## v43
==> flow/design.v <==
module fp1(sig1, sig2, exp1, exp2, sign1, sign2, signew, expnew, signnew);
input wire [10:0] sig1, sig2; 
input wire [3:0] exp1, exp2;
input wire sign1, sign2;
output wire [21:0] signew;
output wire [4:0] expnew;
output wire signnew;
assign expnew = exp1 + exp2 - 3'b111;
assign signew = sig1 * sig2;
assign signnew = sign1 ^ sign2;
endmodule
module fp2(sig, exp, sign, fp_result, under, over);
input wire [21:0] sig;
input wire [4:0] exp;
input wire sign;
output wire [15:0] fp_result;
output wire under, over;
reg [21:0] tempsig;
reg [4:0] tempexp;
reg underflow;
reg overflow;
always @(*)
begin
	if(sig[20]==1'b0)
		begin
			tempsig = sig >> 1;
			tempexp = exp + 1'b1;
		end
	else 
		begin
			tempsig = sig;
			tempexp = exp;
		end
	if (tempexp > 5'd24) underflow = 1'b1;
	else underflow = 1'b0;
	if (tempexp[4]==1) overflow = 1'b1;
	else overflow =1'b0;
end
assign fp_result = {sign, tempexp[3:0], tempsig[19:9] };
assign under = underflow;
assign over = overflow;
endmodule
module fp_mul(clk, op1, op2, result, under, over);
input wire clk;
input wire [15:0] op1, op2;
output reg [15:0] result;
output reg under, over;
reg [15:0] op1reg, op2reg;
wire [21:0] signew;
wire [4:0] expnew;
wire signnew;
wire [15:0] fp_result;
wire fp_under, fp_over;
always @(posedge clk)
begin
	op1reg <= op1;
	op2reg <= op2;
	result <= fp_result;
	under <= fp_under;
	over <= fp_over;
end
fp1 stage1(.sig1(op1reg[10:0]), .sig2(op2reg[10:0]), .exp1(op1reg[14:11]), .exp2(op2reg[14:11]),
	.sign1(op1reg[15]), .sign2(op2reg[15]), .signew(signew), .expnew(expnew), .signnew(signnew));
fp2 stage2(.sig(signew), .exp(expnew), .sign(signnew), .fp_result(fp_result), .under(fp_under), .over(fp_over));
endmodule
==> flow/config.mk <==
export PLATFORM = sky130hd
export DESIGN_NAME = fp_mul
export DESIGN_NICKNAME = fp_mul
export VERILOG_FILES = /design/flow/design.v
export SDC_FILE = /design/flow/constraint.sdc
export NUM_CORES = 4
export LEC_CHECK = 0
export CAP_MARGIN = 5
export CELL_PAD_IN_SITES_DETAIL_PLACEMENT = 1
export CORE_ASPECT_RATIO = 1.12
export CORE_MARGIN = 3
export CORE_UTILIZATION = 69
export CTS_CLUSTER_DIAMETER = 166
export MIN_ROUTING_LAYER = met2
export PLACE_DENSITY_LB_ADDON = 0.21
export SLEW_MARGIN = 35
export TNS_END_PERCENT = 75
==> flow/constraint.sdc <==
create_clock -name core_clock -period 5.3 [get_ports {clk}]
set_input_delay 1.0600 -clock core_clock [delete_from_list [all_inputs] [get_ports {clk}]]
set_output_delay 1.0600 -clock core_clock [all_outputs]
set_load 0.01 [all_outputs]
run.sh (not shown) runs the stock make flow with config.mk's settings and CLKGATE_MAP_FILE=.
Tool error DPL-0033 stopped v43 during detailed placement; no final results.
#### Input delta (v30 over v43)
# v43
export LEC_CHECK = 0
export CAP_MARGIN = 5
export CELL_PAD_IN_SITES_DETAIL_PLACEMENT = 1
export CORE_ASPECT_RATIO = 1.12
export CORE_MARGIN = 3
export CORE_UTILIZATION = 69
export CTS_CLUSTER_DIAMETER = 166
export MIN_ROUTING_LAYER = met2
export PLACE_DENSITY_LB_ADDON = 0.21
export SLEW_MARGIN = 35
export TNS_END_PERCENT = 75
create_clock -name core_clock -period 5.3 [get_ports {clk}]
# v30
export LEC_CHECK = 0
export CAP_MARGIN = 5
export CORE_MARGIN = 2
export CORE_UTILIZATION = 68
export PLACE_DENSITY = 0.67
export SETUP_SLACK_MARGIN = 1.02
export SLEW_MARGIN = 20
create_clock -name core_clock -period 3.9 [get_ports {clk}]
## What came out
v30 | ERROR | global routing. Basic-gate share of the synthesized area counting and, or, nand and nor cells: v30 vs v43 identical. Against v43, v30 reports a number of placement rows that is lower. v30 vs. v43: die area went down about 3%, floorplan die width increased about 4%.
Input changes introduced in v52 (baseline for comparison: v30):
# v30
export LEC_CHECK = 0
export CAP_MARGIN = 5
export CORE_MARGIN = 2
export CORE_UTILIZATION = 68
export PLACE_DENSITY = 0.67
export SETUP_SLACK_MARGIN = 1.02
export SLEW_MARGIN = 20
create_clock -name core_clock -period 3.9 [get_ports {clk}]
# v52
export LEC_CHECK = 0
export ABC_AREA = 1
export CAP_MARGIN = 20
export CORE_MARGIN = 2
export CORE_UTILIZATION = 72
export CTS_CLUSTER_SIZE = 98
export SLEW_MARGIN = 20
create_clock -name core_clock -period 1.59 [get_ports {clk}]
[summary]
v52 got as far as clock tree synthesis, where a tool error ended the run. Diff v30 and v52: adder-cell share of the synthesized area lower in v52. v30 has a lower horizontal die dimension than v52. What v52 reported for post-placement cell count has to be multiplied by 0.801 to get the figure for v30.
> inputs changed (v52 -> v38)
# v52
export LEC_CHECK = 0
export ABC_AREA = 1
export CAP_MARGIN = 20
export CORE_MARGIN = 2
export CORE_UTILIZATION = 72
export CTS_CLUSTER_SIZE = 98
export SLEW_MARGIN = 20
create_clock -name core_clock -period 1.59 [get_ports {clk}]
# v38
export LEC_CHECK = 0
export CAP_MARGIN = 20
export CORE_MARGIN = 2
export CORE_UTILIZATION = 25
export SLEW_MARGIN = 20
create_clock -name core_clock -period 5.15 [get_ports {clk}]
==> comparison <==
What ended v52 was a tool error in clock tree synthesis; the run never finished.
v38 reached the final stage; the timing, design-rule and antenna checks on its layout passed.
Synthesized cell count down 24% in v38 wrt v52
Final RePlAce weighted congestion ends up higher on v52.
Looking at xor/xnor share of the synthesized area, v38 sits 0.94 points higher than v52 does.
Core region area was lower in v52 than in v38.
When the final numbers for v38 and v52 were put side by side, the post-synthesis adder-cell area fraction turned out to be greater in v38.
Going from v52 to v38, mean post-synth cell area grew by more than 10%.

// fp_mul: RTL as listed in full above, without the edits since
==> flow/config.mk <==
export PLATFORM = sky130hd
export DESIGN_NAME = fp_mul
export DESIGN_NICKNAME = fp_mul
export VERILOG_FILES = /design/flow/design.v
export SDC_FILE = /design/flow/constraint.sdc
export NUM_CORES = 4
export LEC_CHECK = 0
export ABC_AREA = 1
export CAP_MARGIN = 20
export CORE_ASPECT_RATIO = 0.5
export CORE_MARGIN = 2
export CORE_UTILIZATION = 40
export CTS_CLUSTER_DIAMETER = 347
export CTS_CLUSTER_SIZE = 98
export HOLD_SLACK_MARGIN = -0.07
export SETUP_SLACK_MARGIN = -0.21
export SLEW_MARGIN = 20
==> flow/constraint.sdc <==
create_clock -name core_clock -period 5.3 [get_ports {clk}]
set_input_delay 1.0600 -clock core_clock [delete_from_list [all_inputs] [get_ports {clk}]]
set_output_delay 1.0600 -clock core_clock [all_outputs]
set_load 0.01 [all_outputs]
Rerun with:
ABC_AREA = default   (was 1)
CELL_PAD_IN_SITES_DETAIL_PLACEMENT = 2   (was default)
CORE_ASPECT_RATIO = 0.64   (was 0.5)
CORE_MARGIN = 9   (was 2)
CTS_CLUSTER_DIAMETER = default   (was 347)
CTS_CLUSTER_SIZE = default   (was 98)
HOLD_SLACK_MARGIN = default   (was -0.07)
PLACE_DENSITY = 0.55   (was default)
SETUP_SLACK_MARGIN = 0.26   (was -0.21)
TNS_END_PERCENT = 95   (was default)
=> The changed run produced a layout that fails on negative setup slack. Cell count came out lower by 15%. Power came out higher by 66%. Worst setup slack is worse by 0.63 ns. Clock-buffer cell count came out higher by 1. First-iteration DRC count came out higher by 92%. Via count came out higher by 13%. Fmax came out lower by 11%.
Rerun with:
CAP_MARGIN = 5   (was 20)
CELL_PAD_IN_SITES_DETAIL_PLACEMENT = 1   (was 2)
CORE_ASPECT_RATIO = 1.12   (was 0.64)
CORE_MARGIN = 3   (was 9)
CORE_UTILIZATION = 69   (was 40)
CTS_CLUSTER_DIAMETER = 136   (was default)
MIN_ROUTING_LAYER = met2   (was default)
PLACE_DENSITY = default   (was 0.55)
PLACE_DENSITY_LB_ADDON = 0.21   (was default)
SETUP_SLACK_MARGIN = default   (was 0.26)
SLEW_MARGIN = 0   (was 20)
TNS_END_PERCENT = 75   (was 95)
=> Now the flow stopped in detailed placement (3_5_place_dp) with DPL-0033; synthesized cell count does not change; die area is lower by 51%; synthesized area is unchanged.

Starts from the design.v that is shown in full above.
==> flow/config.mk <==
export PLATFORM = sky130hd
export DESIGN_NAME = fp_mul
export DESIGN_NICKNAME = fp_mul
export VERILOG_FILES = /design/flow/design.v
export SDC_FILE = /design/flow/constraint.sdc
export NUM_CORES = 4
export LEC_CHECK = 0
export ABC_AREA = 1
export CAP_MARGIN = 5
export CORE_MARGIN = 2
export CORE_UTILIZATION = 71
export CTS_CLUSTER_DIAMETER = 199
export CTS_CLUSTER_SIZE = 35
export PLACE_DENSITY = 0.81
export SLEW_MARGIN = 20
==> flow/constraint.sdc <==
create_clock -name core_clock -period 4.24 [get_ports {clk}]
set_input_delay 0.8480 -clock core_clock [delete_from_list [all_inputs] [get_ports {clk}]]
set_output_delay 0.8480 -clock core_clock [all_outputs]
set_load 0.01 [all_outputs]
The first run stopped in 5_1_grt, error DPL-0038.
Next try:
CAP_MARGIN = 20   (was 5)
CORE_UTILIZATION = 72   (was 71)
CTS_CLUSTER_DIAMETER = unset   (was 199)
CTS_CLUSTER_SIZE = 10   (was 35)
PLACE_DENSITY = unset   (was 0.81)
clock period = 1.59 ns   (was 4.24 ns; I/O delays follow)
The new run stopped in 4_1_cts; die area is lower by about 1.3%; area after synthesis does not change; synthesized cell count does not change.
Next try:
ABC_AREA = unset   (was 1)
CORE_UTILIZATION = 40   (was 72)
CTS_CLUSTER_SIZE = unset   (was 10)
clock period = 5.3 ns   (was 1.59 ns; I/O delays follow)
What happened: Now the flow produced a clean layout; die area is higher by about 65%; synthesized cell count is lower by about 24%; area after synthesis is lower by 6.3%.
Next try:
ABC_AREA = 1   (was unset)
CAP_MARGIN = 0   (was 20)
CORE_ASPECT_RATIO = 0.5   (was unset)
CORE_UTILIZATION = 69   (was 40)
CTS_CLUSTER_DIAMETER = 347   (was unset)
CTS_CLUSTER_SIZE = 98   (was unset)
HOLD_SLACK_MARGIN = -0.07   (was unset)
SETUP_SLACK_MARGIN = -0.21   (was unset)
Effect: The changed run ran to the end with no violations. Count of clock-buffer cells in the layout does not change. Cell count grows by 11%. Via count rose by 16%. Sequential power goes up by about 2%. Fmax decreases by 1.2%. Wire length is higher by 7.1%. Non-clock buffer count fell by 31.
Power and IR drop assume default switching activity.
